==> design.v <==
`timescale 10ns / 1ns
`timescale 10ns / 1ns
module riscv_cpu(
	input  rst,
	input  clk,
	output reg [31:0] PC,
	output Inst_Req_Valid,
	input Inst_Req_Ack,
	input  [31:0] Instruction,
	input Inst_Valid,
	output Inst_Ack,
	output [31:0] Address,
	output MemWrite,
	output [31:0] Write_data,
	output [3:0] Write_strb,
	output MemRead,
	input Mem_Req_Ack,
	input  [31:0] Read_data,
	input Read_data_Valid,
	output Read_data_Ack
);
reg [31:0] IR ;
reg [31:0] MDR;
reg [31:0] PC_reg;
reg [31:0] ALU_reg;
reg [31:0] RF_reg1;
reg [31:0] RF_reg2;
wire RegWrite_Valid;
wire MemRead_Valid ;
wire MemWrite_Valid;
wire [31:0] ALUResult;
wire        zero     ;
wire [31:0] PCset   ;
wire [31:0] PCadd4  ;
wire [31:0] PCoffset;
wire [31:0] signextend_out;
wire [31:0] zeroextend_out;
wire [31:0] shiftleft2_out;
wire [31:0]sext;
wire [31:0]sext_b;
wire [31:0]sext_u;
wire [9:0]ALUOp;
wire [2:0]ALUSrcA;
wire [2:0]ALUSrcB;
wire [3:0]RegSrc;
wire [1:0]Branch;
wire      Reg_Write;   
wire      RegWrite;
wire      BranchPerf;
wire [7:0]MemSrc;
wire      DataRead; 
wire      PCWrite;
wire      IRWrite;
wire      PCSrc;
wire [4 :0] RF_waddr ;
wire [4 :0] RF_raddr1;
wire [4 :0] RF_raddr2;
wire        RF_wen   ;
wire [31:0] RF_wdata ;
wire [31:0] RF_rdata1;
wire [31:0] RF_rdata2;
wire [31:0] ALU_data1;
wire [31:0] ALU_data2;
wire [31:0] MemOutput;
wire [31:0] RegOutput;
wire IR_wen;
assign IR_wen = ~DataRead & IRWrite;
always @(posedge clk) 
begin
    IR <= IR_wen ? Instruction : IR;
end
always @(posedge clk) 
begin
    MDR <= DataRead ? Read_data : MDR;
end
always @(posedge clk) 
begin
    ALU_reg <= ALUResult;
end
always @(posedge clk) 
begin
    RF_reg1 <= RF_rdata1;
end
always @(posedge clk) 
begin
    RF_reg2 <= RF_rdata2;
end
always @(posedge clk) 
begin
    if(rst)
        PC_reg <= PC_reg;
    else
        PC_reg <= PC;
end
always@(posedge clk) 
begin
    if(rst)
         PC <= 32'd0;
    else                  
        PC <= (PCWrite | BranchPerf) ? PCset : PC;           
end
assign BranchPerf = (Branch[0] & zero) | (Branch[1] &~zero);
assign PCset = PCSrc ? ALUResult : ALU_reg; 
control Control(
    clk,
    rst,
    Inst_Req_Ack,
    IR,
    Inst_Valid,
    Mem_Req_Ack,
    Read_data_Valid,
    sext,
    sext_b,
    sext_u,    
    ALUOp,
    ALUSrcA,
    ALUSrcB,
    RegSrc,
    Branch,
    RegWrite,   
    MemSrc,
    Inst_Req_Valid,  
    Inst_Ack,
    MemRead,
    MemWrite, 
    Read_data_Ack,
    DataRead, 
    PCWrite,
    IRWrite,
    PCSrc
);
assign RF_waddr  = IR[11: 7];
assign RF_raddr1 = IR[19:15];
assign RF_raddr2 = IR[24:20];
assign RF_wen    = RegWrite ;
reg_file Reg_file(
    clk,
    rst,
    RF_waddr,
    RF_raddr1,
    RF_raddr2,
    RF_wen,
    RF_wdata,
    RF_rdata1,
    RF_rdata2
);
assign ALU_data1  = (ALUSrcA == 2'b01) ? PC      :
                    (ALUSrcA == 2'b10) ? PC-4    :
                                         RF_reg1 ; 
assign ALU_data2  = (ALUSrcB == 2'b01) ? sext     : 
                    (ALUSrcB == 2'b10) ? sext_b   :
                    (ALUSrcB == 2'b11) ? 32'd4    :
                                         RF_reg2;
alu ALU(
    ALU_data1,
    ALU_data2,
    ALUOp,
    zero,
    ALUResult
);
mem_operation MemOperation(
    MemSrc,
    MDR,
    RF_reg2,
    ALU_reg[1:0],
    MemOutput,
    RegOutput,
    Write_strb
);
assign Address    = {ALU_reg[31:2], 2'b00};
assign Write_data = RegOutput;
assign RF_wdata = RegSrc[0] ? MemOutput:
                  RegSrc[1] ? sext_u:
                  RegSrc[2] ? PC_reg:
                  RegSrc[3] ? ALU_reg:                 
                              ALU_reg;
endmodule
`timescale 10ns / 1ns
module control(
    input clk,
    input rst,
    input  Inst_Req_Ack,
    input  [31:0]inst,
    input  Inst_Valid,
    input  Mem_Req_Ack,
    input  Read_data_Valid,
    output [31:0]sext,
    output [31:0]sext_b,
    output [31:0]sext_u,        
    output [9:0]alu_op,
    output [2:0]alu_src_a,
    output [2:0]alu_src_b,
    output [3:0]reg_src,
    output [1:0]branch,
    output      reg_write,   
    output [7:0]mem_src,
    output Inst_Req_Valid,  
    output Inst_Ack,
    output MemRead,
    output MemWrite, 
    output Read_data_Ack,
    output data_read, 
    output pc_write,
    output ir_write,
    output pc_src
);
wire  [6:0]inst_6_0  ;
wire  [2:0]inst_14_12;
wire  [6:0]inst_31_25;
assign inst_6_0   = inst[6 : 0];
assign inst_14_12 = inst[14:12];
assign inst_31_25 = inst[31:25];
wire type_j;
wire type_r;
wire type_s;
wire type_b;
wire type_i;
wire type_u;
wire type_l;
wire type_ical ;
assign type_j = (inst_6_0==7'b1101111);
assign type_r = (inst_6_0==7'b0110011);
assign type_s = (inst_6_0==7'b0100011);
assign type_b = (inst_6_0==7'b1100011);
assign type_i =  type_l   | type_ical | inst_jalr;
assign type_u  =  inst_lui | inst_auipc;
assign type_ical = (inst_6_0==7'b0010011);
assign type_l    = (inst_6_0==7'b0000011);
wire inst_lui  ;
wire inst_auipc;
wire inst_jal  ;
wire inst_jalr ;
wire inst_beq  ;
wire inst_bne  ;
wire inst_blt  ;
wire inst_bge  ;
wire inst_bltu ;
wire inst_bgeu ;
wire inst_lb   ;
wire inst_lh   ;
wire inst_lw   ;
wire inst_lbu  ;
wire inst_lhu  ;
wire inst_sb   ;
wire inst_sh   ;
wire inst_sw   ;
wire inst_addi ;
wire inst_slti ;
wire inst_sltiu;
wire inst_xori ;
wire inst_ori  ;
wire inst_andi ;
wire inst_slli ;
wire inst_srli ;
wire inst_srai ;
wire inst_add  ;
wire inst_sub  ;
wire inst_sll  ;
wire inst_slt  ;
wire inst_sltu ;
wire inst_xor  ;
wire inst_srl  ;
wire inst_sra  ;
wire inst_or   ;
wire inst_and  ;
assign inst_lui   = (inst_6_0==7'b0110111  );
assign inst_auipc = (inst_6_0==7'b0010111);
assign inst_jal   = (type_j);
assign inst_jalr  = (inst_6_0==7'b1100111 & inst_14_12==3'b000 );
assign inst_beq   = (type_b & inst_14_12==3'b000  );
assign inst_bne   = (type_b & inst_14_12==3'b001  );
assign inst_blt   = (type_b & inst_14_12==3'b100  );
assign inst_bge   = (type_b & inst_14_12==3'b101  );
assign inst_bltu  = (type_b & inst_14_12==3'b110 );
assign inst_bgeu  = (type_b & inst_14_12==3'b111 );
assign inst_lb    = (type_l & inst_14_12==3'b000   );
assign inst_lh    = (type_l & inst_14_12==3'b001   );
assign inst_lw    = (type_l & inst_14_12==3'b010   );
assign inst_lbu   = (type_l & inst_14_12==3'b100  );
assign inst_lhu   = (type_l & inst_14_12==3'b101  );
assign inst_sb    = (type_s & inst_14_12==3'b000   );
assign inst_sh    = (type_s & inst_14_12==3'b001   );
assign inst_sw    = (type_s & inst_14_12==3'b010   );
assign inst_addi  = (type_ical & inst_14_12==3'b000 );
assign inst_slti  = (type_ical & inst_14_12==3'b010 );
assign inst_sltiu = (type_ical & inst_14_12==3'b011);
assign inst_xori  = (type_ical & inst_14_12==3'b100 );
assign inst_ori   = (type_ical & inst_14_12==3'b110  );
assign inst_andi  = (type_ical & inst_14_12==3'b111 );
assign inst_slli  = (type_ical & inst_14_12==3'b001 & inst_31_25==7'b0000000);
assign inst_srli  = (type_ical & inst_14_12==3'b101 & inst_31_25==7'b0000000);
assign inst_srai  = (type_ical & inst_14_12==3'b101 & inst_31_25==7'b0100000);
assign inst_add   = (type_r & inst_14_12==3'b000  & inst_31_25==7'b0000000);
assign inst_sub   = (type_r & inst_14_12==3'b000  & inst_31_25==7'b0100000);
assign inst_sll   = (type_r & inst_14_12==3'b001  & inst_31_25==7'b0000000);
assign inst_slt   = (type_r & inst_14_12==3'b010  & inst_31_25==7'b0000000);
assign inst_sltu  = (type_r & inst_14_12==3'b011 & inst_31_25==7'b0000000);
assign inst_xor   = (type_r & inst_14_12==3'b100  & inst_31_25==7'b0000000);
assign inst_srl   = (type_r & inst_14_12==3'b101  & inst_31_25==7'b0000000);
assign inst_sra   = (type_r & inst_14_12==3'b101  & inst_31_25==7'b0100000);
assign inst_or    = (type_r & inst_14_12==3'b110   & inst_31_25==7'b0000000);
assign inst_and   = (type_r & inst_14_12==3'b111  & inst_31_25==7'b0000000);
wire [9:0]alu_op_tmp     ;
wire [2:0]alu_src_a_tmp  ;
wire [2:0]alu_src_b_tmp  ;
wire [3:0]reg_src_tmp    ;
wire [1:0]branch_tmp     ;
wire      reg_write_tmp  ;    
wire [7:0]mem_src_tmp    ;
assign alu_op_tmp[0] = type_l     | type_s    | inst_jalr  |
                       inst_addi  | inst_add  | inst_jal   |
                       inst_auipc ;
assign alu_op_tmp[1] = inst_beq   | inst_bne  | inst_sub   ;
assign alu_op_tmp[2] = inst_blt   | inst_bge  | inst_slti  |
                       inst_slt   ;
assign alu_op_tmp[3] = inst_bltu  | inst_bgeu | inst_sltiu |
                       inst_sltu  ;
assign alu_op_tmp[4] = inst_andi  | inst_and  ;
assign alu_op_tmp[5] = inst_or    | inst_ori  ;
assign alu_op_tmp[6] = inst_xor   | inst_xori ;
assign alu_op_tmp[7] = inst_sll   | inst_slli ;
assign alu_op_tmp[8] = inst_srl   | inst_srli ;
assign alu_op_tmp[9] = inst_sra   | inst_srai ; 
assign alu_src_a_tmp = (inst_auipc | type_j) ? 2'b10: 2'b00;   
assign alu_src_b_tmp = (type_i | type_s | type_j | inst_auipc) ? 2'b01: 2'b00; 
assign branch_tmp[0] = inst_beq   | inst_bge  | inst_bgeu ;
assign branch_tmp[1] = inst_bne   | inst_blt  | inst_bltu ;
assign mem_src_tmp[0] = inst_lw   ;
assign mem_src_tmp[1] = inst_lb   ;
assign mem_src_tmp[2] = inst_lbu  ;
assign mem_src_tmp[3] = inst_lh   ;
assign mem_src_tmp[4] = inst_lhu  ;
assign mem_src_tmp[5] = inst_sw   ;
assign mem_src_tmp[6] = inst_sb   ;
assign mem_src_tmp[7] = inst_sh   ;
assign reg_write_tmp  = type_u | type_r | type_j | type_ical | inst_jalr | type_l;
assign reg_src_tmp[0] = type_l   ;
assign reg_src_tmp[1] = inst_lui ;
assign reg_src_tmp[2] = inst_jalr| type_j;
assign reg_src_tmp[3] = 1'b0;
wire [31:0]imm_i;
wire [31:0]imm_s;
wire [31:0]imm_b;
wire [31:0]imm_u;
wire [31:0]imm_j;
assign imm_i  = {{21{inst[31]}}, inst[30:20]};
assign imm_s  = {{21{inst[31]}}, inst[30:25], inst[11:7]};
assign imm_b  = {{20{inst[31]}}, inst[7], inst[30:25], inst[11:8], 1'b0};
assign imm_u  = {inst[31:12], 12'b0};
assign imm_j  = {{12{inst[31]}}, inst[19:12], inst[20], inst[30:21], 1'b0};
assign sext = ({32{type_i}} & {imm_i})
            | ({32{type_s}} & {imm_s})
            | ({32{type_b}} & {imm_b})
            | ({32{type_u}} & {imm_u})
            | ({32{type_j}} & {imm_j});
assign sext_b = imm_b;
assign sext_u = imm_u;
reg [3:0]current_state;
wire [3:0]next_state;
wire [ 3:0] IF_next;
wire [ 3:0] IW_next;
wire [ 3:0] ID_next;
wire [ 3:0] EX_next;  
wire [ 3:0] LD_next;
wire [ 3:0] RW_next;
wire [ 3:0] ST_next;
wire [ 3:0] WB_next;
assign IF_next    = (Inst_Req_Ack) ? 4'b0001: 4'b0000; 
assign IW_next    = (Inst_Valid)   ? 4'b0010: 4'b0001;  
assign ID_next    = 4'b0011;
assign EX_next    = (type_l) ? 4'b0110:
                    (type_s) ? 4'b0101:
                    (type_b) ? 4'b0000:
                               4'b0100;                                             
assign LD_next    = (Mem_Req_Ack)     ? 4'b0111: 4'b0110 ;
assign RW_next    = (Read_data_Valid) ? 4'b0100 : 4'b0111;
assign ST_next    = (Mem_Req_Ack)     ? 4'b0000 : 4'b0101 ;
assign WB_next    = 4'b0000;
assign next_state = (current_state == 4'b0000)  ? IF_next :
                    (current_state == 4'b0001)  ? IW_next :
                    (current_state == 4'b0010)  ? ID_next :
                    (current_state == 4'b0011)  ? EX_next :
                    (current_state == 4'b0110)  ? LD_next :
                    (current_state == 4'b0111) ? RW_next :
                    (current_state == 4'b0101)  ? ST_next :
                    (current_state == 4'b0100)  ? WB_next :
                                            4'b0000;
always@(posedge clk) begin     
    current_state <= (rst) ? 4'b1000 : next_state;
end
assign Inst_Req_Valid = (current_state == 4'b0000);    
assign Inst_Ack       = (current_state == 4'b0001 || current_state == 4'b1000);  
assign MemRead        = (current_state == 4'b0110);
assign MemWrite       = (current_state == 4'b0101);      
assign Read_data_Ack  = (current_state == 4'b0111);
assign alu_op    = (current_state == 4'b0000 || current_state == 4'b0010) ? 10'b0000000001:   
                   alu_op_tmp   ;
assign alu_src_a = (current_state == 4'b0000) ? 2'b01:
                   (current_state == 4'b0010) ? 2'b10:  
                   alu_src_a_tmp; 
assign alu_src_b = (current_state == 4'b0000) ? 2'b11:
                   (current_state == 4'b0010) ? 2'b10:
                   alu_src_b_tmp;
assign reg_src   = (current_state == 4'b0100) ? reg_src_tmp : 3'b0001;
assign branch    = (current_state == 4'b0000 || current_state == 4'b0001 || current_state == 4'b0010 || current_state == 4'b1000) ? 2'b0 : branch_tmp ;
assign mem_src   = (current_state == 4'b0000 || current_state == 4'b0001 || current_state == 4'b0010 || current_state == 4'b1000) ? 8'b0 : mem_src_tmp;
assign reg_write = (current_state == 4'b0100) ? reg_write_tmp : 1'b0;
assign data_read = (current_state == 4'b0111 && Read_data_Ack && Read_data_Valid);  
assign pc_write  = (current_state == 4'b0000 && Inst_Req_Ack  && Inst_Req_Valid || current_state == 4'b0011 && (type_j || inst_jalr));
assign ir_write  = (current_state == 4'b0001 && Inst_Valid && Inst_Ack);     
assign pc_src    = (current_state == 4'b0000 || current_state == 4'b0011 && (type_j || inst_jalr));
endmodule
`timescale 10ns / 1ns
module alu(
    input [32 - 1:0] A,
    input [32 - 1:0] B,
    input [9:0] alu_op,
    output Zero,
    output [32 - 1:0] Result
);
wire alu_add ;    
wire alu_sub ;    
wire alu_slt ;    
wire alu_sltu;    
wire alu_and ;    
wire alu_or  ;    
wire alu_xor ;    
wire alu_sll ;    
wire alu_srl ;    
wire alu_sra ;    
assign alu_add  = alu_op[0];
assign alu_sub  = alu_op[1];
assign alu_slt  = alu_op[2];
assign alu_sltu = alu_op[3];
assign alu_and  = alu_op[4];
assign alu_or   = alu_op[5];
assign alu_xor  = alu_op[6];
assign alu_sll  = alu_op[7];
assign alu_srl  = alu_op[8];
assign alu_sra  = alu_op[9];
wire [31:0] add_sub_result; 
wire [31:0] slt_result; 
wire [31:0] sltu_result;
wire [31:0] and_result;
wire [31:0] or_result;
wire [31:0] xor_result;
wire [31:0] sll_result; 
wire [31:0] srl_result; 
wire [31:0] sra_result; 
wire [31:0] adder_a     ;
wire [31:0] adder_b     ;
wire [33:0] adder_result;
wire        adder_cin   ;
assign adder_a      = A;
assign adder_b      = (alu_sub | alu_slt) ? ~B : B;
assign adder_cin    = (alu_sub | alu_slt);
assign adder_result = {adder_a,adder_cin} + {adder_b,adder_cin};
assign add_sub_result = adder_result[32:1];
assign slt_result[31:1] = 31'b0;
assign slt_result[0]    = (A[31]  & ~B[31])
                        | ((A[31] ~^ B[31]) & adder_result[32]);
assign sltu_result[31:1] = 31'b0;
assign sltu_result[0]    = (A < B);                        
assign and_result = A & B;
assign or_result  = A | B;
assign xor_result = A ^ B;
assign sll_result = A << B[4:0];
assign sra_result = {{31{A[31]}}, 1'b0} << ~(B[4:0]) | A >> B[4:0];
assign srl_result = A >> B[4:0];
assign Zero     = ({Result} == 32'b0);
assign Result     = ({32{alu_add | alu_sub}} & add_sub_result)
                  | ({32{alu_slt          }} & slt_result    )
                  | ({32{alu_sltu         }} & sltu_result   )
                  | ({32{alu_and          }} & and_result    )
                  | ({32{alu_or           }} & or_result     )
                  | ({32{alu_xor          }} & xor_result    )
                  | ({32{alu_sll          }} & sll_result    )
                  | ({32{alu_sra          }} & sra_result    )
                  | ({32{alu_srl          }} & srl_result    );                                    
endmodule
`timescale 10ns / 1ns
module mem_operation(
    input  [7 :0]control_code,
    input  [31:0]mem_input,
    input  [31:0]reg_input,
    input  [1 :0]ea,    
    output [31:0]mem_output,
    output [31:0]reg_output,
    output [3 :0]write_strb
);
wire [31:0] lw_result ;
wire [31:0] lb_result ;
wire [31:0] lbu_result;
wire [31:0] lh_result ;
wire [31:0] lhu_result;
assign lw_result  = mem_input;
assign lb_result  = ({32{ea==2'b00}} & {{24{mem_input[ 7]}},mem_input[7 : 0]})
                  | ({32{ea==2'b01}} & {{24{mem_input[15]}},mem_input[15: 8]})
                  | ({32{ea==2'b10}} & {{24{mem_input[23]}},mem_input[23:16]})
                  | ({32{ea==2'b11}} & {{24{mem_input[31]}},mem_input[31:24]});
assign lbu_result = ({32{ea==2'b00}} & {{24'd0},mem_input[7 : 0]})
                  | ({32{ea==2'b01}} & {{24'd0},mem_input[15: 8]})
                  | ({32{ea==2'b10}} & {{24'd0},mem_input[23:16]})
                  | ({32{ea==2'b11}} & {{24'd0},mem_input[31:24]});
assign lh_result  = ({32{ea[1]==1'b0}} & {{16{mem_input[15]}},mem_input[15: 0]})               
                  | ({32{ea[1]==1'b1}} & {{16{mem_input[31]}},mem_input[31:16]});
assign lhu_result = ({32{ea[1]==1'b0}} & {{16'd0},mem_input[15: 0]})
                  | ({32{ea[1]==1'b1}} & {{16'd0},mem_input[31:16]});
assign mem_output = ({32{control_code[0]}} & lw_result )
                  | ({32{control_code[1]}} & lb_result )
                  | ({32{control_code[2]}} & lbu_result)
                  | ({32{control_code[3]}} & lh_result )
                  | ({32{control_code[4]}} & lhu_result); 
wire [3:0] sw_strb ;
wire [3:0] sb_strb ;
wire [3:0] sh_strb ;
assign sw_strb  = 4'b1111;
assign sb_strb  = ({4{ea==2'b00}} & 4'b0001)
                | ({4{ea==2'b01}} & 4'b0010)
                | ({4{ea==2'b10}} & 4'b0100)
                | ({4{ea==2'b11}} & 4'b1000);
assign sh_strb  = ({4{ea[1]==1'b0}} & 4'b0011)
                | ({4{ea[1]==1'b1}} & 4'b1100);
assign write_strb = ({4{control_code[5]}} & sw_strb )
                  | ({4{control_code[6]}} & sb_strb )
                  | ({4{control_code[7]}} & sh_strb );
wire [31:0] sw_result ;
wire [31:0] sb_result ;
wire [31:0] sh_result ;
assign sw_result  = reg_input;
assign sb_result  = ({32{ea[1:0]==2'b00}} & {24'd0,reg_input[ 7: 0]      })
                  | ({32{ea[1:0]==2'b01}} & {16'd0,reg_input[ 7: 0], 8'd0})
                  | ({32{ea[1:0]==2'b10}} & { 8'd0,reg_input[ 7: 0],16'd0})
                  | ({32{ea[1:0]==2'b11}} & {      reg_input[ 7: 0],24'd0});
assign sh_result  = ({32{ea[1]==1'b0 }} & {16'd0,reg_input[15: 0]})
                  | ({32{ea[1]==1'b1 }} & {reg_input[15: 0],16'd0});
assign reg_output = ({32{control_code[5]}} & sw_result )
                  | ({32{control_code[6]}} & sb_result )
                  | ({32{control_code[7]}} & sh_result );
endmodule
`timescale 10 ns / 1 ns
module reg_file(
	input clk,
	input rst,
	input [5 - 1:0] waddr,
	input [5 - 1:0] raddr1,
	input [5 - 1:0] raddr2,
	input wen,
	input [32 - 1:0] wdata,
	output [32 - 1:0] rdata1,
	output [32 - 1:0] rdata2
);
	reg [32-1:0] rf[32 - 1:0];
	assign rdata1=rf[raddr1];
	assign rdata2=rf[raddr2];
	always@(posedge clk)
	begin
	  	if(rst)
	  	begin
	  		rf[0]<=0;
			rf[1]<=0;
	  		rf[2]<=0;
			rf[3]<=0;
	  		rf[4]<=0;
			rf[5]<=0;
	  		rf[6]<=0;
			rf[7]<=0;
	  		rf[8]<=0;
			rf[9]<=0;
	  		rf[10]<=0;
			rf[11]<=0;
	  		rf[12]<=0;
			rf[13]<=0;
	  		rf[14]<=0;
			rf[15]<=0;
	  		rf[16]<=0;
			rf[17]<=0;
	  		rf[18]<=0;
			rf[19]<=0;
	  		rf[20]<=0;
			rf[21]<=0;
	  		rf[22]<=0;
			rf[23]<=0;
	  		rf[24]<=0;
			rf[25]<=0;
	  		rf[26]<=0;
			rf[27]<=0;
	  		rf[28]<=0;
			rf[29]<=0;
	  		rf[30]<=0;
			rf[31]<=0;															
		end
		else 
		begin
			if(wen==1&&waddr!=0)
			begin
				rf[waddr]<=wdata;
			end
		end
	end
endmodule
==> run.sh <==
#!/bin/bash
# the make line also repeats each setting of config.mk as NAME=value (left out here)
make -C /OpenROAD-flow-scripts/flow DESIGN_CONFIG=/design/flow/config.mk WORK_HOME=/design/flow/orfs CLKGATE_MAP_FILE= finish
==> config.mk <==
export PLATFORM = sky130hd
export DESIGN_NAME = riscv_cpu
export DESIGN_NICKNAME = riscv_cpu
export VERILOG_FILES = /design/flow/design.v
export SDC_FILE = /design/flow/constraint.sdc
export NUM_CORES = 4
export LEC_CHECK = 0
export CAP_MARGIN = 40
export CELL_PAD_IN_SITES_DETAIL_PLACEMENT = 0
export CORE_MARGIN = 2
export CORE_UTILIZATION = 51
export CTS_CLUSTER_SIZE = 14
export MIN_ROUTING_LAYER = met1
export SETUP_SLACK_MARGIN = 0.47
export SLEW_MARGIN = 20
export TNS_END_PERCENT = 70
==> constraint.sdc <==
create_clock -name core_clock -period 2.63 [get_ports {clk}]
set_input_delay 0.5260 -clock core_clock [delete_from_list [all_inputs] [get_ports {clk}]]
set_output_delay 0.5260 -clock core_clock [all_outputs]
set_load 0.01 [all_outputs]
==> results of run 1 <==
[final cells by class]
cell class	instances	area, um^2
inverter	142	563
clock buffer	178	3630
sequential	1257	36400
clock inverter	63	676
timing repair buffer	1730	17600
multi-input combinational	3836	36400
tap	1890	2360
antenna	5	12.5
fill	9713	43500
[stage by stage]
step	setup TNS [ps]	instance area [um^2]
floorplan	-559220	74500
global placement	-1438380	88000
detailed placement	-1481690	88300
CTS	-1526430	94600
global route	-1315540	97600
finish	-1173090	97600
[metal layers]
layer | part of all wire (%) | track usage, %
met1 | 32 | 56.0
met4 | 10 | 35.9
met3 | 12 | 10.4
met2 | 45 | 71.7
met5 | 0.046 | 0
[repair_timing]
action	4_1_cts	5_1_grt
endpoints found under the setup margin	2215	2215
setup buffers	59	84
cloned	1	39
resized	298	338
hold buffers	0	0
pin swaps	99	82
==> out/metrics.yaml, run 1 <==
status:
  status: "finished with violations"
  violations: "setup timing"
power_and_ir_drop:
  p_seq_share_pct: 42.0
  irDropWorstVdd_mv: 0.672
  power.total_mw: 54.9
  p_comb_mw: 12.9
  power_leader: "registers"
  p_sw_share_pct: 29.6
  powerClk_mw: 18.9
  power.density_nw_per_um2: 563
  pg_seq_mw: 23.1
  p_clk_share_pct: 34.5
  power_frac_comb_pct: 23.5
  p_leak_nw: 36.8
  intPower_mw: 38.6
  p_sw_mw: 16.3
sta:
  setup_viol: 2149
  max_freq_mhz: 155
  slew_violations: 0
  whs_ps: 264
  min_period_ps: 6470
  worstMarginPinSlew_ps: 1160
  hold_viol: 0
  slew_headroom_pct: 22.8
  period_used_pct: 246
  rsz0062_at_grt: "yes"
  skew_ps: 41.3
  worst_slack_ps: -3840
synth:
  yosysMostFrequentCell: "nor2_1"
  top_cells_by_count: "nor2_1 (1205), edfxtp_1 (1120), mux4_2 (642), clkbuf_1 (419), nand2_1 (320)"
  ys_seq_share_pct: 50.4
  ys_sh_simple_pct: 12.1
  synthDistinctLibCells: 108
  syn_area_um2: 72200
  synthFlopType: "edfxtp_1"
  mux_area_share_pct: 22.5
  netlist_instances: 5784
  synth-seq-cells: 1257
  synth_area_per_cell_um2: 12.5
  top_area_share_pct: 46.6
  edf_count: 1120
  yosysWarnings: 3
  area_leaders: "edfxtp_1 (47%), mux4_2 (20%), nor2_1 (6.3%)"
  aoi_share_pct: 7.85
  top_logic_kind: "multiplexers"
  xor_share_pct: 0.825
  ys_chip_area_um2: 72200
  synth-adder-area-share_pct: 2.24
  top_area_cell: "edfxtp_1"
  ys_cells: 5784
  ys_async_sr_fraction_pct: 0
worst_hold_path:
  min_path_type: "in -> reg"
  hold_end: "MDR[24]$_DFFE_PP_"
  worstHoldStart: "Read_data[24]"
  min_path_cells: 1
clock_tree:
  cts_tree: "yes"
  clkSinkCount: 1257
  cts_buffers: 134
  cts.clk_slew.worst_paths_ps: 60
  clk_latency_ps: 820
  root_buffer: "clkbuf_16"
  htree_levels: 4
  clockBufferDepth: 3
global_routing:
  gr-total-overflow: 0
  antenna_found_initial: 6
  grt.total_usage_pct: 46.1
  grt_max_degree: 116
  grt_pass1_wl_mm: 464
  grt_pass1_vias: 60700
worst_setup_path:
  crit_path_start_kind: "register"
  cp_common_cell: "buf_4"
  critPathBufInv: 12
  cp_max_fo: 8
  critPathTopFamily: "AND-OR/OR-AND gates"
  regToRegSetupSlack_ps: -3840
  rr_endpoint: "PC[4]$_SDFFE_PP0P_"
  rr_worst_depth: 33
  slowest_delay_ps: 480
  regToRegStartpoint: "IR[6]$_DFFE_PP_"
  crit_type: "reg -> reg"
  path_depth: 33
  slowest_stage: "edfxtp_1"
  critPathArrivalTime_ps: 7160
  crit_start: "IR[6]$_DFFE_PP_"
  cp-end-kind: "register"
  cp-endpoint: "PC[4]$_SDFFE_PP0P_"
  crit_required_ps: 3320
layout:
  fin_nets: 7300
  instances_no_fill: 9101
  utilization_pct: 69.2
  syn2layout_area_growth_pct: 35.2
floorplan:
  ios: 175
  die_height_um: 380
  dieWidth_um: 380
  fp_util_pct: 51.1
  fp.dieArea_um2: 145000
  rows: 138
  core_area_um2: 141000
placement:
  dp_hpwl_mm: 246
  gp_congestion: 1.15
  pre_cts_slack_ps: -4210
  dpl.cell_count: 8670
  portBuffers: 172
flow_run:
  log.warning_count: 99
  drv_cap: 0
route:
  wl_per_cell_um: 38.0
  drc: 0
  drt_wl_total_mm: 345
  vias: 62100
  antenna_left: 0
  first_pass_iters: 6
  drtIter0Drc: 9793
  post_drt_via_cell_ratio: 6.82
==> inputs of run 2 (changes only) <==
CORE_UTILIZATION = 65   (was 51)
CTS_CLUSTER_DIAMETER = 123   (was not set)
CTS_CLUSTER_SIZE = not set   (was 14)
PLACE_DENSITY_LB_ADDON = 0.04   (was not set)
SETUP_SLACK_MARGIN = -0.38   (was 0.47)
clock period = 5.17 ns   (was 2.63 ns; I/O delays follow)
==> run 2 against run 1 <==
Net effect:
- the flow now stops in 5_1_grt
- synthesized area did not move
- synthesized cell count is the same
- die size is 21% lower
==> out/metrics.yaml, run 2 <==
synth:
  netlist_instances: 5784
  aoi_share_pct: 7.85
  syn_area_um2: 72200
  ys_chip_area_um2: 72200
  yosysMostFrequentCell: "nor2_1"
  mux_area_share_pct: 22.5
  ys_cells: 5784
  top_area_share_pct: 46.6
  area_leaders: "edfxtp_1 (47%), mux4_2 (20%), nor2_1 (6.3%)"
  ys_async_sr_fraction_pct: 0
  xor_share_pct: 0.825
  top_cells_by_count: "nor2_1 (1205), edfxtp_1 (1120), mux4_2 (642), clkbuf_1 (419), nand2_1 (320)"
  synth-adder-area-share_pct: 2.24
  synthFlopType: "edfxtp_1"
  ys_sh_simple_pct: 12.1
  top_logic_kind: "multiplexers"
  top_area_cell: "edfxtp_1"
  ys_seq_share_pct: 50.4
  synth_area_per_cell_um2: 12.5
  synth-seq-cells: 1257
  yosysWarnings: 3
  synthDistinctLibCells: 108
  edf_count: 1120
clock_tree:
  htree_levels: 3
  cts_buffers: 121
  root_buffer: "clkbuf_16"
  clockBufferDepth: 3
  clkSinkCount: 1257
status:
  firstError: "[ERROR GRT-0232] Routing congestion too high. Check the congestion heatmap in the GUI."
  haltStage: "5_1_grt"
  status: "aborted with a tool error"
global_routing:
  grt.total_usage_pct: 85.3
  gr-total-overflow: 413
floorplan:
  ios: 175
  core_area_um2: 110000
  fp_util_pct: 65.4
  dieWidth_um: 337
  fp.dieArea_um2: 114000
  rows: 122
  die_height_um: 337
placement:
  portBuffers: 172
  gp_congestion: 1.19
  place_area_um2: 82700
  dp_hpwl_mm: 240
run 2: repair_timing:
item / in CTS
resized: 104
setup buffers: 25
hold buffers: 0
cloned: 2
pin swaps: 59
setup endpoints to repair: 34
run 2: through the flow:
stage	TNS [ps]	hold slack, ps	total power, mW	instances	worst slack [ps]
floorplan	-30280	442	14.2	5817	-964
global placement	-52940	465	17.2	7990	-1670
detailed placement	-53230	479	17.3	8002	-1670
CTS	-43080	510	26.5	8248	-1340
run 2: routing by layer:
metal	GRT usage, %	overflow
met1	84.8	17
met2	94.9	158
met3	77.8	32
met4	85.1	195
met5	53.4	11
==> inputs of run 3 (changes only) <==
CELL_PAD_IN_SITES_DETAIL_PLACEMENT = 1   (was 0)
CORE_UTILIZATION = 44   (was 65)
CTS_CLUSTER_DIAMETER = not set   (was 123)
PLACE_DENSITY_LB_ADDON = not set   (was 0.04)
SETUP_SLACK_MARGIN = 1.47   (was -0.38)
clock period = 5.94 ns   (was 5.17 ns; I/O delays follow)
==> run 3 against run 2 <==
Net effect:
- the layout now fails its checks (setup timing)
- synthesized cell count stayed put
- die size increased by 47%
- synthesized area is the same
==> out/metrics.yaml, run 3 <==
clock_tree:
  cts_buffers: 142
  cts_tree: "yes"
  htree_levels: 4
  cts.clk_slew.worst_paths_ps: 60
  clkSinkCount: 1257
  clk_latency_ps: 830
  root_buffer: "clkbuf_16"
  hold_buffers: 0
  clockBufferDepth: 3
floorplan:
  core_area_um2: 163000
  fp.dieArea_um2: 167000
  rows: 148
  die_height_um: 409
  ios: 175
  fp_util_pct: 44.3
  dieWidth_um: 409
synth:
  synth-seq-cells: 1257
  aoi_share_pct: 7.85
  mux_area_share_pct: 22.5
  ys_chip_area_um2: 72200
  syn_area_um2: 72200
  ys_seq_share_pct: 50.4
  yosysMostFrequentCell: "nor2_1"
  netlist_instances: 5784
  synth_area_per_cell_um2: 12.5
  top_area_share_pct: 46.6
  ys_cells: 5784
  top_cells_by_count: "nor2_1 (1205), edfxtp_1 (1120), mux4_2 (642), clkbuf_1 (419), nand2_1 (320)"
  ys_async_sr_fraction_pct: 0
  ys_sh_simple_pct: 12.1
  synthDistinctLibCells: 108
  edf_count: 1120
  synthFlopType: "edfxtp_1"
  yosysWarnings: 3
  top_logic_kind: "multiplexers"
  area_leaders: "edfxtp_1 (47%), mux4_2 (20%), nor2_1 (6.3%)"
  synth-adder-area-share_pct: 2.24
  top_area_cell: "edfxtp_1"
  xor_share_pct: 0.825
worst_setup_path:
  regToRegStartpoint: "Control.current_state[1]$_DFF_P_"
  cp-endpoint: "PC[4]$_SDFFE_PP0P_"
  cp_max_fo: 19
  critPathBufInv: 8
  path_cells: "buf_4 -> buf_4 -> or4_1 -> nor4_2 -> xnor2_2 -> mux2_2 -> buf_4 -> inv_2 -> nor4_1 -> nor4_1 -> buf_4 -> o22ai_1 -> o21ai_0 -> buf_4 -> nand3_1 -> or4_4 -> or4bb_4 -> nor4_4 -> o2111a_1 -> or2_4 -> nor2_4 -> buf_6 -> buf_12 -> a31o_4"
  cp-end-kind: "register"
  critPathTopFamily: "simple AND/OR/NAND/NOR gates"
  rr_endpoint: "PC[4]$_SDFFE_PP0P_"
  path_depth: 24
  critPathArrivalTime_ps: 7200
  crit_path_start_kind: "register"
  slowest_delay_ps: 640
  crit_start: "Control.current_state[1]$_DFF_P_"
  cp_common_cell: "buf_4"
  slowest_stage: "or4bb_4"
  rr_worst_depth: 24
  regToRegSetupSlack_ps: -560
  crit_type: "reg -> reg"
  crit_required_ps: 6640
route:
  post_drt_via_cell_ratio: 6.80
  drt_wl_total_mm: 351
  drc: 0
  first_pass_iters: 8
  drtIter0Drc: 9229
  wl_per_cell_um: 39.2
  antenna_left: 0
  vias: 60800
sta:
  rsz0062_at_grt: "yes"
  hold_viol: 0
  setup_viol: 32
  slew_violations: 0
  worst_slack_ps: -561
  min_period_ps: 6500
  whs_ps: 514
  skew_ps: 49.5
  slew_headroom_pct: 28.9
  period_used_pct: 109
  max_freq_mhz: 154
  worstMarginPinSlew_ps: 1070
layout:
  utilization_pct: 55.6
  fin_nets: 6835
  syn2layout_area_growth_pct: 25.4
  fillers: 16100
  flop_area_um2: 36400
  logic_area_um2: 35300
global_routing:
  grt.total_usage_pct: 41.4
  grt_use_met1_pct: 51.7
  antenna_found_initial: 33
  grt_max_degree: 117
  grt-busiest-layer: "met2"
  gr-total-overflow: 0
  grtUsageMet2_pct: 61.5
  grt_pass1_wl_mm: 484
  gr-usage-met3_pct: 12.3
  grt_pass1_vias: 62000
power_and_ir_drop:
  power_frac_comb_pct: 21.5
  intPower_mw: 17.1
  p_clk_share_pct: 36.3
  pg_seq_mw: 10.3
  irDropWorstVdd_mv: 0.224
  p_seq_share_pct: 42.2
  p_comb_mw: 5.25
  p_sw_share_pct: 29.7
  powerClk_mw: 8.84
  power_leader: "registers"
  power.density_nw_per_um2: 269
  p_leak_nw: 32.8
  p_sw_mw: 7.24
worst_hold_path:
  min_path_type: "reg -> reg"
  hold_end: "Control.current_state[8]$_DFF_P_"
  worstHoldStart: "Control.current_state[8]$_DFF_P_"
  min_path_cells: 2
flow_run:
  drv_cap: 0
  log.warning_count: 102
placement:
  portBuffers: 172
  gp_congestion: 1.12
  dp_hpwl_mm: 242
status:
  status: "finished with violations"
  violations: "setup timing"
-- run 3: metal layers --
metal | up-vias | routed length (um)
met3 | 1197 | 44400
met1 | 31100 | 121000
met5 | - | 180
li1 | 23800 | -
met2 | 4695 | 155000
met4 | 26 | 29600
-- run 3: cell type report --
cell class / count / share of cell area, %
multi-input combinational: 3834 / 39.0
clock inverter: 81 / 0.899
timing repair buffer: 1259 / 12.1
clock buffer: 179 / 4.17
antenna: 13 / 0.0360
tap: 2175 / 3.01
inverter: 142 / 0.600
sequential: 1257 / 40.2
-- run 3: metrics by stage --
stage	TNS (ps)	instances	worst slack, ps	area (um^2)	total power, mW
after floorplan	-5530	5817	-194	72600	12.4
after global placement	-24240	8522	-808	82300	14.8
after detailed placement	-29170	8542	-946	82700	15.0
after CTS	-9090	8887	-331	89400	24.0
after global routing	-20810	8927	-694	90400	24.8
final	-16510	8940	-561	90500	24.4
-- run 3: what timing repair did --
action / 4_1_cts / 5_1_grt
pin swaps: 117 / 62
setup buffers: 81 / 29
gates cloned: 4 / 2
gates resized: 352 / 205
endpoints found under the setup margin: 172 / 452
==> inputs of run 4 (changes only) <==
CAP_MARGIN = 20   (was 40)
CELL_PAD_IN_SITES_DETAIL_PLACEMENT = 2   (was 1)
CORE_ASPECT_RATIO = 1.1   (was not set)
CORE_MARGIN = 5   (was 2)
CORE_UTILIZATION = 50   (was 44)
CTS_CLUSTER_DIAMETER = 26   (was not set)
GPL_TIMING_DRIVEN = 0   (was not set)
MIN_ROUTING_LAYER = not set   (was met1)
PLACE_DENSITY_LB_ADDON = 0.03   (was not set)
SETUP_SLACK_MARGIN = 1.04   (was 1.47)
TNS_END_PERCENT = not set   (was 70)
clock period = 5.63 ns   (was 5.94 ns; I/O delays follow)
==> run 4 against run 3 <==
Net effect:
- the flow now stops in 4_1_cts
- synthesized cell count is the same
- die size shrank 9.1%
- synthesized area did not move
==> out/metrics.yaml, run 4 <==
status:
  status: "aborted with a tool error"
  haltStage: "4_1_cts"
  firstError: "[ERROR DPL-0033] detailed placement checks failed during check placement."
synth:
  synth-adder-area-share_pct: 2.24
  synth_area_per_cell_um2: 12.5
  area_leaders: "edfxtp_1 (47%), mux4_2 (20%), nor2_1 (6.3%)"
  yosysMostFrequentCell: "nor2_1"
  ys_cells: 5784
  xor_share_pct: 0.825
  ys_sh_simple_pct: 12.1
  top_area_share_pct: 46.6
  ys_async_sr_fraction_pct: 0
  top_cells_by_count: "nor2_1 (1205), edfxtp_1 (1120), mux4_2 (642), clkbuf_1 (419), nand2_1 (320)"
  netlist_instances: 5784
  syn_area_um2: 72200
  ys_chip_area_um2: 72200
  synthFlopType: "edfxtp_1"
  top_logic_kind: "multiplexers"
  synthDistinctLibCells: 108
  mux_area_share_pct: 22.5
  aoi_share_pct: 7.85
  edf_count: 1120
  synth-seq-cells: 1257
  ys_seq_share_pct: 50.4
  top_area_cell: "edfxtp_1"
  yosysWarnings: 3
floorplan:
  ios: 175
  rows: 146
  die_height_um: 408
  core_area_um2: 144000
  fp_util_pct: 50.2
  dieWidth_um: 372
  fp.dieArea_um2: 152000
placement:
  portBuffers: 172
  gp_congestion: 1.10
  dp_hpwl_mm: 400
  place_area_um2: 78500
run 4: stage by stage:
step / setup slack (ps) / instances
after detailed placement: -4340 / 7994
after global placement: -5570 / 7913
after floorplan: -504 / 5817
==> inputs of run 5 (changes only) <==
CAP_MARGIN = 40   (was 20)
CELL_PAD_IN_SITES_DETAIL_PLACEMENT = 0   (was 2)
CORE_ASPECT_RATIO = not set   (was 1.1)
CORE_MARGIN = 2   (was 5)
CORE_UTILIZATION = 51   (was 50)
CTS_CLUSTER_DIAMETER = not set   (was 26)
CTS_CLUSTER_SIZE = 14   (was not set)
GPL_TIMING_DRIVEN = not set   (was 0)
MIN_ROUTING_LAYER = met1   (was not set)
PLACE_DENSITY_LB_ADDON = not set   (was 0.03)
SETUP_SLACK_MARGIN = -0.25   (was 1.04)
TNS_END_PERCENT = 70   (was not set)
clock period = 2.59 ns   (was 5.63 ns; I/O delays follow)
==> run 5 against run 4 <==
Net effect:
- now fails the layout checks on setup timing
- synthesized area did not move
- die size shrank 4.9%
- synthesized cell count did not move
==> out/metrics.yaml, run 5 <==
clock_tree:
  cts_tree: "yes"
  htree_levels: 4
  cts.clk_slew.worst_paths_ps: 60
  clkSinkCount: 1257
  cts_buffers: 134
  root_buffer: "clkbuf_16"
  clk_latency_ps: 840
  hold_buffers: 0
  clockBufferDepth: 3
placement:
  dp_hpwl_mm: 245
  gp_congestion: 1.12
  portBuffers: 172
  place_area_um2: 87900
synth:
  yosysMostFrequentCell: "nor2_1"
  edf_count: 1120
  synthDistinctLibCells: 108
  top_logic_kind: "multiplexers"
  ys_cells: 5784
  synth-adder-area-share_pct: 2.24
  ys_chip_area_um2: 72200
  aoi_share_pct: 7.85
  top_cells_by_count: "nor2_1 (1205), edfxtp_1 (1120), mux4_2 (642), clkbuf_1 (419), nand2_1 (320)"
  ys_sh_simple_pct: 12.1
  yosysWarnings: 3
  area_leaders: "edfxtp_1 (47%), mux4_2 (20%), nor2_1 (6.3%)"
  top_area_share_pct: 46.6
  xor_share_pct: 0.825
  syn_area_um2: 72200
  synth-seq-cells: 1257
  synth_area_per_cell_um2: 12.5
  top_area_cell: "edfxtp_1"
  mux_area_share_pct: 22.5
  ys_async_sr_fraction_pct: 0
  synthFlopType: "edfxtp_1"
  netlist_instances: 5784
  ys_seq_share_pct: 50.4
power_and_ir_drop:
  pg_seq_mw: 23.5
  p_comb_mw: 13.5
  powerClk_mw: 20.4
  p_sw_mw: 17.4
  power_leader: "registers"
  power_frac_comb_pct: 23.6
  p_leak_nw: 36.3
  p_sw_share_pct: 30.3
  power.density_nw_per_um2: 590
  intPower_mw: 40.0
  irDropWorstVdd_mv: 0.944
  p_clk_share_pct: 35.5
  p_seq_share_pct: 40.9
worst_hold_path:
  min_path_type: "in -> reg"
  min_path_cells: 1
  hold_end: "MDR[29]$_DFFE_PP_"
  worstHoldStart: "Read_data[29]"
floorplan:
  ios: 175
  die_height_um: 380
  fp.dieArea_um2: 145000
  fp_util_pct: 51.1
  rows: 138
  core_area_um2: 141000
  dieWidth_um: 380
worst_setup_path:
  rr_endpoint: "PC[2]$_SDFFE_PP0P_"
  cp-end-kind: "register"
  rr_worst_depth: 49
  crit_start: "PC[2]$_SDFFE_PP0P_"
  cp_max_fo: 2
  regToRegSetupSlack_ps: -3940
  critPathArrivalTime_ps: 7250
  critPathBufInv: 48
  slowest_delay_ps: 350
  cp_common_cell: "buf_4"
  regToRegStartpoint: "PC[2]$_SDFFE_PP0P_"
  slowest_stage: "dfxtp_2"
  critPathTopFamily: "buffers and inverters"
  crit_path_start_kind: "register"
  crit_required_ps: 3310
  crit_type: "reg -> reg"
  path_depth: 49
  cp-endpoint: "PC[2]$_SDFFE_PP0P_"
sta:
  hold_viol: 0
  rsz0062_at_grt: "yes"
  tns_ps: -2139610
  slew_violations: 0
  skew_ps: 93.6
  setup_viol: 2151
  worst_slack_ps: -3940
  period_used_pct: 252
  slew_headroom_pct: 29.7
  worstMarginPinSlew_ps: 1060
  min_period_ps: 6530
  whs_ps: 251
  max_freq_mhz: 153
global_routing:
  grt_pass1_vias: 61900
  gr-total-overflow: 0
  grt.total_usage_pct: 47.1
  antenna_found_initial: 16
  grt_pass1_wl_mm: 474
  grt_max_degree: 94
route:
  drc: 0
  first_pass_iters: 8
  drt_wl_total_mm: 364
  antenna_left: 0
  vias: 64300
  wl_per_cell_um: 40.0
  post_drt_via_cell_ratio: 7.06
  drtIter0Drc: 11000
layout:
  utilization_pct: 69.0
  fin_nets: 7293
  syn2layout_area_growth_pct: 34.8
  fillers: 9524
  postLayoutCellArea_um2: 97300
flow_run:
  drv_cap: 0
  log.warning_count: 95
status:
  status: "finished with violations"
  violations: "setup timing"
==> run 5: final cells by class <==
| type | instances | area (um^2) | share of cell area, % |
|---|---|---|---|
| multi-input cells | 3833 | 36400 | 37.5 |
| flip-flops and latches | 1257 | 36400 | 37.4 |
| repair buffers | 1726 | 17000 | 17.5 |
| clock buffers | 173 | 3550 | 3.65 |
| well taps | 1890 | 2360 | 2.43 |
| clock inverters | 73 | 957 | 0.984 |
| inverters | 142 | 577 | 0.593 |
| diodes | 6 | 15.0 | 0.0154 |
==> run 5: repair_timing <==
action,4_1_cts,5_1_grt
setup endpoints to repair,2148,2148
gates cloned,1,26
pin swaps,133,108
gates resized,361,391
endpoints found under the hold margin,0,0
buffers inserted,122,92
==> run 5: metrics by stage <==
stage	worst slack [ps]	instances	power, mW
after floorplan	-3520	5817	28.4
after global placement	-4410	8668	35.3
after detailed placement	-4430	8673	35.4
after CTS	-3680	9030	55.8
after global routing	-4070	9095	58.2
final	-3940	9100	57.4
==> run 5: layer usage <==
layer  vias up  global-route usage [%]  wire length, um
li1      24700                       -                -
met1     31300                    56.8           114000
met2      6337                    72.6           160000
met3      1846                    12.4            49100
met4        18                    36.1            41100
met5         -                  0.0992              156
==> inputs of run 6 (changes only) <==
CORE_ASPECT_RATIO = 0.71   (was not set)
CORE_UTILIZATION = 58   (was 51)
CTS_CLUSTER_SIZE = 61   (was 14)
PLACE_DENSITY_LB_ADDON = 0.04   (was not set)
SETUP_SLACK_MARGIN = 1.47   (was -0.25)
clock period = 5.17 ns   (was 2.59 ns; I/O delays follow)
==> run 6 against run 5 <==
Net effect:
- die size is 12% lower
- first-iteration DRC count up 37%
- register-to-register slack better by 2400 ps
- sequential share of layout area is 2.7 points higher
- synthesized area stayed put
- still fails the layout checks on setup timing
- total power fell by 52%
- count of clock-buffer cells in the layout shrank 14
- clock skew decreased by 39 ps
- sequential cell count unchanged
==> out/metrics.yaml, run 6 <==
clock_tree:
  hold_buffers: 0
  root_buffer: "clkbuf_16"
  clkSinkCount: 1257
  clk_latency_ps: 810
  htree_levels: 3
  cts_buffers: 114
  cts_tree: "yes"
  clockBufferDepth: 3
  cts.clk_slew.worst_paths_ps: 80
synth:
  ys_seq_share_pct: 50.4
  netlist_instances: 5784
  synthFlopType: "edfxtp_1"
  edf_count: 1120
  yosysWarnings: 3
  synth-seq-cells: 1257
  area_leaders: "edfxtp_1 (47%), mux4_2 (20%), nor2_1 (6.3%)"
  ys_cells: 5784
  top_logic_kind: "multiplexers"
  syn_area_um2: 72200
  aoi_share_pct: 7.85
  top_area_cell: "edfxtp_1"
  top_cells_by_count: "nor2_1 (1205), edfxtp_1 (1120), mux4_2 (642), clkbuf_1 (419), nand2_1 (320)"
  synth-adder-area-share_pct: 2.24
  top_area_share_pct: 46.6
  ys_sh_simple_pct: 12.1
  ys_async_sr_fraction_pct: 0
  ys_chip_area_um2: 72200
  synthDistinctLibCells: 108
  xor_share_pct: 0.825
  yosysMostFrequentCell: "nor2_1"
  synth_area_per_cell_um2: 12.5
  mux_area_share_pct: 22.5
global_routing:
  grt_max_degree: 113
  gr-total-overflow: 0
  grt_pass1_vias: 61600
  antenna_found_initial: 34
  grt_pass1_wl_mm: 481
  grt.total_usage_pct: 54.7
power_and_ir_drop:
  p_sw_share_pct: 30.9
  powerClk_mw: 8.82
  irDropWorstVdd_mv: 0.386
  power_leader: "registers"
  power_frac_comb_pct: 24.6
  power.total_mw: 27.3
  p_leak_nw: 33.3
  p_seq_share_pct: 43.1
  power.density_nw_per_um2: 301
  intPower_mw: 18.9
  p_clk_share_pct: 32.3
  p_comb_mw: 6.74
  pg_seq_mw: 11.8
  p_sw_mw: 8.45
route:
  wl_per_cell_um: 41.4
  post_drt_via_cell_ratio: 7.61
  vias: 65100
  drc: 0
  antenna_left: 0
  drt_wl_total_mm: 354
  first_pass_iters: 9
  drtIter0Drc: 15000
worst_setup_path:
  rr_endpoint: "PC[26]$_SDFFE_PP0P_"
  cp_max_fo: 10
  crit_path_start_kind: "register"
  crit_start: "IR[5]$_DFFE_PP_"
  cp_common_cell: "buf_4"
  crit_required_ps: 5810
  critPathTopFamily: "simple AND/OR/NAND/NOR gates"
  crit_type: "reg -> reg"
  cp-endpoint: "PC[26]$_SDFFE_PP0P_"
  rr_worst_depth: 29
  regToRegStartpoint: "IR[5]$_DFFE_PP_"
  cp-end-kind: "register"
  path_depth: 29
  slowest_stage: "or4bb_1"
  critPathBufInv: 6
  slowest_delay_ps: 530
  regToRegSetupSlack_ps: -1550
  critPathArrivalTime_ps: 7360
floorplan:
  core_area_um2: 124000
  dieWidth_um: 423
  rows: 109
  fp_util_pct: 58.2
  die_height_um: 301
  fp.dieArea_um2: 127000
  ios: 175
placement:
  dpl.cell_count: 8219
  gp_congestion: 1.16
  dp_hpwl_mm: 242
  pre_cts_slack_ps: -1720
  portBuffers: 172
flow_run:
  drv_cap: 0
  log.warning_count: 103
layout:
  instances_no_fill: 8552
  fin_nets: 6980
  syn2layout_area_growth_pct: 25.7
worst_hold_path:
  min_path_type: "reg -> reg"
  min_path_cells: 2
  hold_end: "Control.current_state[8]$_DFF_P_"
  worstHoldStart: "Control.current_state[8]$_DFF_P_"
sta:
  max_freq_mhz: 149
  min_period_ps: 6720
  skew_ps: 54.3
  worstMarginPinSlew_ps: 1070
  period_used_pct: 130
  tns_ps: -48850
  whs_ps: 501
  rsz0062_at_grt: "yes"
  setup_viol: 38
  worst_slack_ps: -1550
  hold_viol: 0
  slew_violations: 0
  slew_headroom_pct: 28.9
status:
  violations: "setup timing"
  status: "finished with violations"
## run 6: cell type report
cell class              instances  area (um^2)
fillers                      7558        33300
multi-input cells            3833        35300
clock inverters                52          510
repair buffers               1433        12700
clock buffers                 159         3160
diodes                         11         27.5
inverters                     142          554
well taps                    1665         2080
flip-flops and latches       1257        36400
## run 6: through the flow
stage,util [%],area (um^2)
2_1_floorplan,-,72700
3_3_place_gp,67.5,83700
3_5_place_dp,67.7,84000
4_1_cts,71.7,88900
5_1_grt,73.2,90700
6_report,73.2,90700
## run 6: what timing repair did
item,in CTS,in global routing
setup endpoints to repair,762,1053
gates cloned,1,6
setup buffers,42,56
gates resized,297,246
pin swaps,66,87
## run 6: routing by layer
layer	GRT usage, %	up-vias	wire (um)	part of all wire, %
met5	1.22	-	866	0.24
met4	26.0	46	25800	7.3
met3	31.5	1906	74500	21
met2	72.7	7795	137000	39
met1	71.3	31300	116000	33
li1	-	24100	-	-
==> inputs of run 7 (changes only) <==
CELL_PAD_IN_SITES_DETAIL_PLACEMENT = 2   (was 0)
CORE_ASPECT_RATIO = 0.9   (was 0.71)
CORE_UTILIZATION = 59   (was 58)
CTS_CLUSTER_SIZE = not set   (was 61)
GPL_ROUTABILITY_DRIVEN = 0   (was not set)
HOLD_SLACK_MARGIN = 0.16   (was not set)
MAX_ROUTING_LAYER = met4   (was not set)
PLACE_DENSITY_LB_ADDON = not set   (was 0.04)
clock period = 5.94 ns   (was 5.17 ns; I/O delays follow)
==> run 7 against run 6 <==
Net effect:
- the run now fails in 3_5_place_dp
- die size is 1.7% lower
- synthesized cell count stayed put
- synthesized area stayed put
==> out/metrics.yaml, run 7 <==
synth:
  yosysMostFrequentCell: "nor2_1"
  aoi_share_pct: 7.85
  top_area_share_pct: 46.6
  top_area_cell: "edfxtp_1"
  mux_area_share_pct: 22.5
  ys_sh_simple_pct: 12.1
  netlist_instances: 5784
  synth-adder-area-share_pct: 2.24
  xor_share_pct: 0.825
  ys_cells: 5784
  synthFlopType: "edfxtp_1"
  edf_count: 1120
  ys_seq_share_pct: 50.4
  synth_area_per_cell_um2: 12.5
  yosysWarnings: 3
  ys_async_sr_fraction_pct: 0
  synth-seq-cells: 1257
  synthDistinctLibCells: 108
  area_leaders: "edfxtp_1 (47%), mux4_2 (20%), nor2_1 (6.3%)"
  ys_chip_area_um2: 72200
  top_cells_by_count: "nor2_1 (1205), edfxtp_1 (1120), mux4_2 (642), clkbuf_1 (419), nand2_1 (320)"
  syn_area_um2: 72200
  top_logic_kind: "multiplexers"
floorplan:
  fp.dieArea_um2: 125000
  dieWidth_um: 373
  fp_util_pct: 59.6
  core_area_um2: 121000
  ios: 175
  rows: 121
  die_height_um: 336
status:
  firstError: "Error: detail_place.tcl, 38 bad optional access"
  status: "aborted with a tool error"
  haltStage: "3_5_place_dp"
placement:
  portBuffers: 172
==> run 7: metrics by stage <==
step / hold slack [ps] / total power, mW
floorplan: 442 / 12.4
global placement: 466 / 14.5
==> inputs of run 8 (changes only) <==
CAP_MARGIN = 20   (was 40)
CELL_PAD_IN_SITES_DETAIL_PLACEMENT = 0   (was 2)
CELL_PAD_IN_SITES_GLOBAL_PLACEMENT = 2   (was not set)
CORE_ASPECT_RATIO = 1.62   (was 0.9)
CORE_UTILIZATION = 66   (was 59)
CTS_CLUSTER_DIAMETER = 343   (was not set)
GPL_ROUTABILITY_DRIVEN = 1   (was 0)
GPL_TIMING_DRIVEN = 0   (was not set)
HOLD_SLACK_MARGIN = not set   (was 0.16)
MAX_ROUTING_LAYER = not set   (was met4)
MIN_ROUTING_LAYER = not set   (was met1)
PLACE_DENSITY = 0.91   (was not set)
SETUP_SLACK_MARGIN = not set   (was 1.47)
SLEW_MARGIN = 35   (was 20)
TNS_END_PERCENT = not set   (was 70)
clock period = 6.76 ns   (was 5.94 ns; I/O delays follow)
==> run 8 against run 7 <==
Net effect:
- the run fails in 3_1_place_gp_skip_io
- die size decreased by 10%
- synthesized cell count did not move
- synthesized area stayed put
==> out/metrics.yaml, run 8 <==
synth:
  synth-seq-cells: 1257
  top_logic_kind: "multiplexers"
  xor_share_pct: 0.825
  ys_cells: 5784
  ys_chip_area_um2: 72200
  synth-adder-area-share_pct: 2.24
  synthDistinctLibCells: 108
  edf_count: 1120
  ys_async_sr_fraction_pct: 0
  ys_seq_share_pct: 50.4
  synthFlopType: "edfxtp_1"
  top_area_share_pct: 46.6
  area_leaders: "edfxtp_1 (47%), mux4_2 (20%), nor2_1 (6.3%)"
  syn_area_um2: 72200
  top_cells_by_count: "nor2_1 (1205), edfxtp_1 (1120), mux4_2 (642), clkbuf_1 (419), nand2_1 (320)"
  ys_sh_simple_pct: 12.1
  top_area_cell: "edfxtp_1"
  aoi_share_pct: 7.85
  mux_area_share_pct: 22.5
  netlist_instances: 5784
  synth_area_per_cell_um2: 12.5
  yosysMostFrequentCell: "nor2_1"
  yosysWarnings: 3
status:
  firstError: "[ERROR GPL-0301] Utilization 104.958 % exceeds 100%."
  status: "aborted with a tool error"
  haltStage: "3_1_place_gp_skip_io"
floorplan:
  dieWidth_um: 264
  die_height_um: 425
  fp_util_pct: 66.4
  rows: 154
  fp.dieArea_um2: 112000
  core_area_um2: 109000
==> inputs of run 9 (changes only) <==
CAP_MARGIN = 0   (was 20)
CELL_PAD_IN_SITES_GLOBAL_PLACEMENT = not set   (was 2)
CORE_ASPECT_RATIO = not set   (was 1.62)
CORE_UTILIZATION = 65   (was 66)
CTS_CLUSTER_DIAMETER = not set   (was 343)
CTS_CLUSTER_SIZE = 38   (was not set)
GPL_ROUTABILITY_DRIVEN = not set   (was 1)
GPL_TIMING_DRIVEN = not set   (was 0)
HOLD_SLACK_MARGIN = 0.28   (was not set)
MIN_ROUTING_LAYER = met1   (was not set)
PLACE_DENSITY = not set   (was 0.91)
PLACE_DENSITY_LB_ADDON = 0.01   (was not set)
SETUP_SLACK_MARGIN = 1.47   (was not set)
SLEW_MARGIN = 20   (was 35)
TNS_END_PERCENT = 70   (was not set)
clock period = 5.59 ns   (was 6.76 ns; I/O delays follow)
==> run 9 against run 8 <==
Net effect:
- synthesized cell count unchanged
- the run fails in 5_1_grt
- synthesized area unchanged
- die size up 1.5%
==> out/metrics.yaml, run 9 <==
status:
  status: "aborted with a tool error"
  haltStage: "5_1_grt"
  firstError: "[ERROR GRT-0116] Global routing finished with congestion. Check the congestion regions in the DRC Viewer."
clock_tree:
  hold_buffers: 0
  clockBufferDepth: 3
  htree_levels: 4
  clkSinkCount: 1257
  root_buffer: "clkbuf_16"
  cts_buffers: 130
synth:
  yosysMostFrequentCell: "nor2_1"
  synthFlopType: "edfxtp_1"
  edf_count: 1120
  synth-seq-cells: 1257
  aoi_share_pct: 7.85
  ys_seq_share_pct: 50.4
  top_area_share_pct: 46.6
  top_cells_by_count: "nor2_1 (1205), edfxtp_1 (1120), mux4_2 (642), clkbuf_1 (419), nand2_1 (320)"
  ys_sh_simple_pct: 12.1
  ys_cells: 5784
  ys_chip_area_um2: 72200
  yosysWarnings: 3
  synth_area_per_cell_um2: 12.5
  mux_area_share_pct: 22.5
  area_leaders: "edfxtp_1 (47%), mux4_2 (20%), nor2_1 (6.3%)"
  ys_async_sr_fraction_pct: 0
  top_area_cell: "edfxtp_1"
  xor_share_pct: 0.825
  top_logic_kind: "multiplexers"
  syn_area_um2: 72200
  synthDistinctLibCells: 108
  netlist_instances: 5784
  synth-adder-area-share_pct: 2.24
floorplan:
  ios: 175
  die_height_um: 337
  dieWidth_um: 337
  fp_util_pct: 65.4
  fp.dieArea_um2: 114000
  core_area_um2: 110000
  rows: 122
placement:
  dp_hpwl_mm: 234
  gp_congestion: 1.14
  dpl.cell_count: 7925
  pre_cts_slack_ps: -1170
  portBuffers: 172
global_routing:
  grt.total_usage_pct: 79.3
  gr-total-overflow: 24
## run 9: metrics by stage
stage	instance area, um^2	util, %
global placement	82200	74.4
detailed placement	82200	74.4
floorplan	72700	-
CTS	88500	80.2
## run 9: metal layers
metal	GRT usage, %	overflow
met1	79.3	0
met2	92.0	8
met3	69.5	0
met4	77.4	16
met5	38.0	0
## run 9: repair_timing
| action | CTS |
|---|---|
| setup endpoints to repair | 1380 |
| pin swaps | 129 |
| gates cloned | 4 |
| resized | 454 |
| buffers inserted | 92 |
==> inputs of run 10 (changes only) <==
ABC_AREA = 1   (was not set)
CAP_MARGIN = 30   (was 0)
CELL_PAD_IN_SITES_DETAIL_PLACEMENT = 1   (was 0)
CELL_PAD_IN_SITES_GLOBAL_PLACEMENT = 0   (was not set)
CORE_ASPECT_RATIO = 1.62   (was not set)
CORE_MARGIN = 10   (was 2)
CORE_UTILIZATION = 40   (was 65)
CTS_CLUSTER_DIAMETER = 186   (was not set)
CTS_CLUSTER_SIZE = 18   (was 38)
GPL_TIMING_DRIVEN = 0   (was not set)
HOLD_SLACK_MARGIN = not set   (was 0.28)
MIN_ROUTING_LAYER = not set   (was met1)
SETUP_SLACK_MARGIN = -0.19   (was 1.47)
SLEW_MARGIN = 35   (was 20)
clock period = 4.59 ns   (was 5.59 ns; I/O delays follow)
==> run 10 against run 9 <==
Net effect:
- the run again fails in 5_1_grt
- synthesized area rose by 3.4%
- die size rose by 80%
- synthesized cell count rose by 61%
==> out/metrics.yaml, run 10 <==
status:
  status: "aborted with a tool error"
  haltStage: "5_1_grt"
  firstError: "[ERROR GRT-0116] Global routing finished with congestion. Check the congestion regions in the DRC Viewer."
clock_tree:
  cts_buffers: 80
  root_buffer: "clkbuf_16"
  htree_levels: 3
  clkSinkCount: 1257
  clockBufferDepth: 3
synth:
  xor_share_pct: 0.470
  ys_sh_simple_pct: 21.5
  top_area_cell: "edfxtp_1"
  ys_async_sr_fraction_pct: 0
  top_area_share_pct: 45.1
  synth-adder-area-share_pct: 2.16
  synthDistinctLibCells: 63
  synth_area_per_cell_um2: 7.99
  area_leaders: "edfxtp_1 (45%), nor2_1 (10%), o21ai_0 (8.1%)"
  syn_area_um2: 74600
  mux_area_share_pct: 0.0671
  yosysWarnings: 3
  aoi_share_pct: 18.6
  netlist_instances: 9329
  synth-seq-cells: 1257
  ys_cells: 9329
  top_logic_kind: "simple AND/OR/NAND/NOR gates"
  yosysMostFrequentCell: "nor2_1"
  synthFlopType: "edfxtp_1"
  top_cells_by_count: "nor2_1 (2028), nand2_1 (1307), o21ai_0 (1203), edfxtp_1 (1120), inv_1 (796)"
  edf_count: 1120
  ys_seq_share_pct: 48.8
  ys_chip_area_um2: 74600
floorplan:
  die_height_um: 570
  fp.dieArea_um2: 205000
  core_area_um2: 185000
  ios: 175
  rows: 201
  dieWidth_um: 359
  fp_util_pct: 40.2
global_routing:
  gr-total-overflow: 5998
  grt.total_usage_pct: 80.2
placement:
  pre_cts_slack_ps: -3490
  dp_hpwl_mm: 535
  dpl.cell_count: 12100
  gp_congestion: 1.44
  portBuffers: 172
-- run 10: metal layers --
| layer | GRT overflow | track usage [%] |
|---|---|---|
| met1 | 100 | 77.7 |
| met4 | 1768 | 81.9 |
| met2 | 4014 | 98.0 |
| met3 | 101 | 65.1 |
| met5 | 15 | 38.0 |
-- run 10: per-stage QoR --
stage | util [%] | area, um^2
after floorplan | - | 74700
after global placement | 42.9 | 79500
after detailed placement | 45.7 | 84600
after CTS | 47.9 | 88800
-- run 10: timing repair --
action | 4_1_cts
pin swaps | 63
setup buffers | 69
endpoints found under the hold margin | 0
hold buffers | 0
gates resized | 346
cloned | 7
setup endpoints to repair | 1822
Power figures rest on the tool's default switching activity, not on a simulated workload.
